north:
// top
module top(
    input           clk,
    input           rst,
    input           enable,
    input           mode,
    input           valid, 
    input   [4:0]   id,
    input   [3:0]   gridX,
    input   [3:0]   gridY,
	output 	[11:0]	gray_addr,
	output			gray_ren,
	input	[7:0]	gray_rdata,
    output  [11:0]  lbp_addr,
    output          lbp_wen,
	output			lbp_ren,
    input   [7:0]   lbp_rdata,
	output	[7:0] 	lbp_wdata,
	output	[24:0]	theta,
	output			theta_valid,
	input	[24:0]	cos_data,
	input			cos_valid,
	input	[24:0]	sin_data,
	input			sin_valid,
	output			lbp_finish,
    output  [7:0]   id_addr,
    output  [4:0]   id_wdata,
    output          id_wen,
    output          id_ren,
    input   [4:0]   id_rdata,
    output  [20:0]  hist_addr_train,
    output  [7:0]   hist_wdata_train,
    output          hist_wen_train,
    output          hist_ren_train,
    input   [7:0]   hist_rdata_train,
    output  [13:0]  hist_addr_predict,
    output  [7:0]   hist_wdata_predict,
    output          hist_wen_predict,
    output          hist_ren_predict,
    input   [7:0]   hist_rdata_predict,  
    output          hcu_finish,
    output          done,
    output  [4:0]   label,
    output  [17:0]  minDistance
);
Settings: LEC_CHECK=0, CAP_MARGIN=0, CELL_PAD_IN_SITES_DETAIL_PLACEMENT=2, CELL_PAD_IN_SITES_GLOBAL_PLACEMENT=3, CORE_ASPECT_RATIO=1.74, CORE_MARGIN=2, CORE_UTILIZATION=51, HOLD_SLACK_MARGIN=0.19, MAX_ROUTING_LAYER=met5, MIN_ROUTING_LAYER=met2, PLACE_DENSITY=0.59, SETUP_SLACK_MARGIN=-0.81, SLEW_MARGIN=15, TNS_END_PERCENT=70; clock period 11.1 ns.
run.sh (not shown) runs the stock make flow with config.mk's settings and CLKGATE_MAP_FILE=.
north terminated abnormally: global placement without I/O (3_1_place_gp_skip_io) reported GPL-0301.
[inputs] south vs north
==> flow/config.mk <==
export PLATFORM = sky130hd
export DESIGN_NAME = top
export DESIGN_NICKNAME = top
export VERILOG_FILES = /design/flow/design.v
export SDC_FILE = /design/flow/constraint.sdc
export NUM_CORES = 4
export LEC_CHECK = 0
export CAP_MARGIN = 20
export CORE_MARGIN = 2
export CORE_UTILIZATION = 66
export SLEW_MARGIN = 20
==> flow/constraint.sdc <==
create_clock -name core_clock -period 8.76 [get_ports {clk}]
set_input_delay 1.7520 -clock core_clock [delete_from_list [all_inputs] [get_ports {clk}]]
set_output_delay 1.7520 -clock core_clock [all_outputs]
set_load 0.01 [all_outputs]
What the final checks of south revealed, after a flow that finished every stage, was a layout that fails on negative setup slack.
On post-synthesis instance area, north tracks south almost exactly.
Against north, area of the die in south fell by more than 10%.
For number of rows in the core area, dividing the value from south by the value from north gives 0.67.
Comparing south against north, there is no change at all in post-synthesis share of cell area spent on full adders, half adders and majority gates.
Die extent in y for south: about 33% down relative to north
--- input diff south..east ---
--- a/flow/config.mk
+++ b/flow/config.mk
@@ -7,5 +7,7 @@
 export LEC_CHECK = 0
+export ABC_AREA = 1
 export CAP_MARGIN = 20
 export CORE_MARGIN = 2
-export CORE_UTILIZATION = 66
+export CORE_UTILIZATION = 72
+export CTS_CLUSTER_DIAMETER = 375
 export SLEW_MARGIN = 20
==> flow/constraint.sdc <==
create_clock -name core_clock -period 6.78 [get_ports {clk}]
set_input_delay 1.3560 -clock core_clock [delete_from_list [all_inputs] [get_ports {clk}]]
set_output_delay 1.3560 -clock core_clock [all_outputs]
set_load 0.01 [all_outputs]
Findings:
- For east, the flow was terminated by a tool error in global routing (5_1_grt) and produced no final design.
- Lower adder-cell area share of the yosys netlist among south and east: east
- Looking only at synthesized area, and setting everything else aside, the lower value of south and east goes to south.
- Taking south as the reference, in east post-synthesis sequential area ratio shows a reduction of 0.45 points; synthesized-area fraction occupied by xor and xnor cells shows a reduction of 2.5 points; area of the die shows a reduction of 4.7%.
The following lists how west was set up differently from east:
--- a/flow/config.mk
+++ b/flow/config.mk
@@ -7,7 +7,5 @@
 export LEC_CHECK = 0
-export ABC_AREA = 1
 export CAP_MARGIN = 20
 export CORE_MARGIN = 2
-export CORE_UTILIZATION = 72
-export CTS_CLUSTER_DIAMETER = 375
+export CORE_UTILIZATION = 15
 export SLEW_MARGIN = 20
==> flow/constraint.sdc <==
create_clock -name core_clock -period 14.5 [get_ports {clk}]
set_input_delay 2.9000 -clock core_clock [delete_from_list [all_inputs] [get_ports {clk}]]
set_output_delay 2.9000 -clock core_clock [all_outputs]
set_load 0.01 [all_outputs]
--- outcome ---
west: all stages complete, timing, DRC and antenna checks passed. When west is measured against east, its area of the synthesized netlist per yosys stat turns out about 3.8% lower. Min number of instances in the synthesized netlist across west and east: west. Taking east as the reference point, the number of CTS-inserted buffers of west rises by 16%. Area after synthesis: west < east. On global placement routability congestion: west sits below east. Max adder and majority gate portion of the synthesized area across west and east: west.
#### Input delta (middle over west)
--- a/flow/config.mk
+++ b/flow/config.mk
@@ -9,3 +9,4 @@
 export CORE_MARGIN = 2
-export CORE_UTILIZATION = 15
+export CORE_UTILIZATION = 72
+export SETUP_SLACK_MARGIN = 3.53
 export SLEW_MARGIN = 20
==> flow/constraint.sdc <==
create_clock -name core_clock -period 12.4 [get_ports {clk}]
set_input_delay 2.4800 -clock core_clock [delete_from_list [all_inputs] [get_ports {clk}]]
set_output_delay 2.4800 -clock core_clock [all_outputs]
set_load 0.01 [all_outputs]
The flow completed for middle, but it is not clean: the layout still shows max-capacitance violations, max-slew violations.
In the reports for middle and west, the larger non-clock buffer count belongs to middle.
Between west and middle, longest individual stage delay on the worst path decreased.
From west to middle the numbers moved as follows: die span in y saw a decrease; power saw an increase.
Smallest setup slack after layout for middle: 460 ps down relative to west
[compare] base=west new=middle: share of the cycle needed by the critical path after routing now larger; area of the die dropped 79%; sequential power went up 17%.
Of middle and west, the higher core utilization belongs to middle.
middle ends up with a met2 capacity usage during global routing that is 52 points higher than in west.


job 101:
top again, from the RTL that the note above started with.
export LEC_CHECK = 0
export ABC_AREA = 1
export CAP_MARGIN = 35
export CELL_PAD_IN_SITES_DETAIL_PLACEMENT = 1
export CELL_PAD_IN_SITES_GLOBAL_PLACEMENT = 2
export CORE_ASPECT_RATIO = 0.99
export CORE_MARGIN = 2
export CORE_UTILIZATION = 17
export CTS_CLUSTER_DIAMETER = 98
export CTS_CLUSTER_SIZE = 11
export GPL_ROUTABILITY_DRIVEN = 0
export MAX_ROUTING_LAYER = met4
export MIN_ROUTING_LAYER = met1
export PLACE_DENSITY = 0.75
export SETUP_SLACK_MARGIN = 1.42
export SLEW_MARGIN = 20
export TNS_END_PERCENT = 40
create_clock -name core_clock -period 17.2 [get_ports {clk}]
Job 101: no failed stages, no open violations at the end
The following lists how job 102 was set up differently from job 101:
- CELL_PAD_IN_SITES_DETAIL_PLACEMENT removed (was 1)
- CORE_UTILIZATION changed from 17 to 29
- TNS_END_PERCENT removed (was 40)
- CTS_CLUSTER_SIZE removed (was 11)
- CELL_PAD_IN_SITES_GLOBAL_PLACEMENT removed (was 2)
- MAX_ROUTING_LAYER removed (was met4)
- ABC_AREA removed (was 1)
- CORE_ASPECT_RATIO removed (was 0.99)
- CAP_MARGIN changed from 35 to 20
- SETUP_SLACK_MARGIN removed (was 1.42)
- CTS_CLUSTER_DIAMETER removed (was 98)
- PLACE_DENSITY removed (was 0.75)
- MIN_ROUTING_LAYER removed (was met1)
- GPL_ROUTABILITY_DRIVEN removed (was 0)
- the clock period (ns, I/O delays scaled along) changed from 17.2 to 10.9
### Flow results
- Register-to-register slack (lower): job 102
- Summary of job 102 over job 101: final instance count without filler cells shows a reduction of 6,312, utilization shows an increase of 13 points.
- Comparing job 102 and job 101, worst slack at placement is higher on job 101.
#### Input delta (job 103 over job 102)
- swapping 29 for 66 in CORE_UTILIZATION
- swapping 10.9 for 9.82 in the clock period (ns, I/O delays scaled along)
Job 103 against job 102: largest fanout of any net on the critical path went down; core region area went down; cell count went down; number of buffers other than clock buffers in the final layout went up.
Peak ir drop on the vdd network (job 103 vs. job 102) decreases by more than half
Setup slack delta (job 103 − job 102): unfavourable
When the final numbers for job 103 and job 102 were put side by side, the met3 wire length turned out to be smaller in job 102.
Changes observed in job 103 relative to job 102: ratio of final minimum period to clock period picked up an extra 1.7 points, cell count listed in synth_stat.txt neither gained nor lost much, portion of total power attributed to the clock network lost 1.0 points, wire length of the first global-routing pass lost 1.5%.
Setup changes, job 103 to job 104
- putting CTS_CLUSTER_SIZE at 16 where nothing was set
- swapping 66 for 72 in CORE_UTILIZATION
- swapping 9.82 for 7.69 in the clock period (ns, I/O delays scaled along)
## What came out
What the final checks of job 104 revealed, after a flow that finished every stage, was a layout that fails on negative setup slack.
The first-pass GRT wire length of job 104 exceeds that of job 103 by about 8%.
Met2 routing resource usage after global routing (job 104 over job 103): increase, 10 points
Measured against each other, job 103 and job 104 differ in worst hold slack, the lower figure coming from job 103.
Slew at the pin closest to its max-slew limit in job 104 vs job 103: down 0.060 ns
Here is what was changed in the inputs of job 105 compared with job 104.
- a deleted CTS_CLUSTER_SIZE that had been 16
- a change of CORE_UTILIZATION from 72 to 40
- a change of the clock period (ns, I/O delays scaled along) from 7.69 to 17.8
==> comparison <==
- Job 105: done, clean on timing, DRC and antenna
- Sort job 105 and job 104 by cell depth of the worst setup path desc -> top: job 105
- Job 104 ended up with fewer cell instances than job 105 did.
- Headroom to the max-slew limit: job 105 and job 104 compared, higher one is job 105
- Antenna cell count (lower): job 105
- In the tables for job 105 and job 104, data arrival time of the worst path reads lower with job 104.
- The sequential portion of the cell area in job 105 sits 0.57 points above the value recorded for job 104.
- Depth of the worst hold-timing path delta (job 105 -> job 104): insignificant


Starting RTL as in the previous note.
## top
module top(
    input           clk,
    input           rst,
    input           enable,
    input           mode,
    input           valid, 
    input   [4:0]   id,
    input   [3:0]   gridX,
    input   [3:0]   gridY,
	output 	[11:0]	gray_addr,
	output			gray_ren,
	input	[7:0]	gray_rdata,
    output  [11:0]  lbp_addr,
    output          lbp_wen,
	output			lbp_ren,
    input   [7:0]   lbp_rdata,
	output	[7:0] 	lbp_wdata,
	output	[24:0]	theta,
	output			theta_valid,
	input	[24:0]	cos_data,
	input			cos_valid,
	input	[24:0]	sin_data,
	input			sin_valid,
	output			lbp_finish,
    output  [7:0]   id_addr,
    output  [4:0]   id_wdata,
    output          id_wen,
    output          id_ren,
    input   [4:0]   id_rdata,
    output  [20:0]  hist_addr_train,
    output  [7:0]   hist_wdata_train,
    output          hist_wen_train,
    output          hist_ren_train,
    input   [7:0]   hist_rdata_train,
    output  [13:0]  hist_addr_predict,
    output  [7:0]   hist_wdata_predict,
    output          hist_wen_predict,
    output          hist_ren_predict,
  ...
make LEC_CHECK=0 ABC_AREA=0 CAP_MARGIN=5 CELL_PAD_IN_SITES_DETAIL_PLACEMENT=0 CORE_ASPECT_RATIO=1.01 CORE_MARGIN=2 CORE_UTILIZATION=32 CTS_CLUSTER_DIAMETER=52 CTS_CLUSTER_SIZE=33 PLACE_DENSITY_LB_ADDON=0.09 SLEW_MARGIN=20 finish   # period 12.3 ns
The first run passed the timing, DRC and antenna checks.
==> next run, changes <==
- ABC_AREA: 0 -> unset
- CAP_MARGIN: 5 -> 20
- CELL_PAD_IN_SITES_DETAIL_PLACEMENT: 0 -> unset
- CORE_ASPECT_RATIO: 1.01 -> unset
- CORE_UTILIZATION: 32 -> 72
- CTS_CLUSTER_DIAMETER: 52 -> unset
- CTS_CLUSTER_SIZE: 33 -> 36
- PLACE_DENSITY_LB_ADDON: 0.09 -> unset
- SETUP_SLACK_MARGIN: unset -> 3.53
- clock period: 12.3 -> 12.4 ns (I/O delays scaled with it)
What happened: With this change the flow produced a layout that fails on max-capacitance violations, max-slew violations. Die area falls by 55%. Via count rises by about 9%. Count of clock-buffer cells in the layout falls by 35.
==> next run, changes <==
- CORE_UTILIZATION: 72 -> 68
- CTS_CLUSTER_SIZE: 36 -> 50
- SETUP_SLACK_MARGIN: 3.53 -> unset
- clock period: 12.4 -> 9.82 ns (I/O delays scaled with it)
Result:
- The changed run passed the timing, DRC and antenna checks
- fmax went up by 3.3%
- register-to-register slack degrades by 2300 ps
- design area is lower by 1.7%
- sequential share of layout area increases by 0.18 points
- die size is higher by 5.8%
- sequential power grows by 26%
- global-route usage falls by 3.9 points
- first-iteration DRC count went down by 26%
- via count drops by 3.6%
- utilization went down by 5.6 points
No activity file was given, so power comes from the tool's default toggle rates.
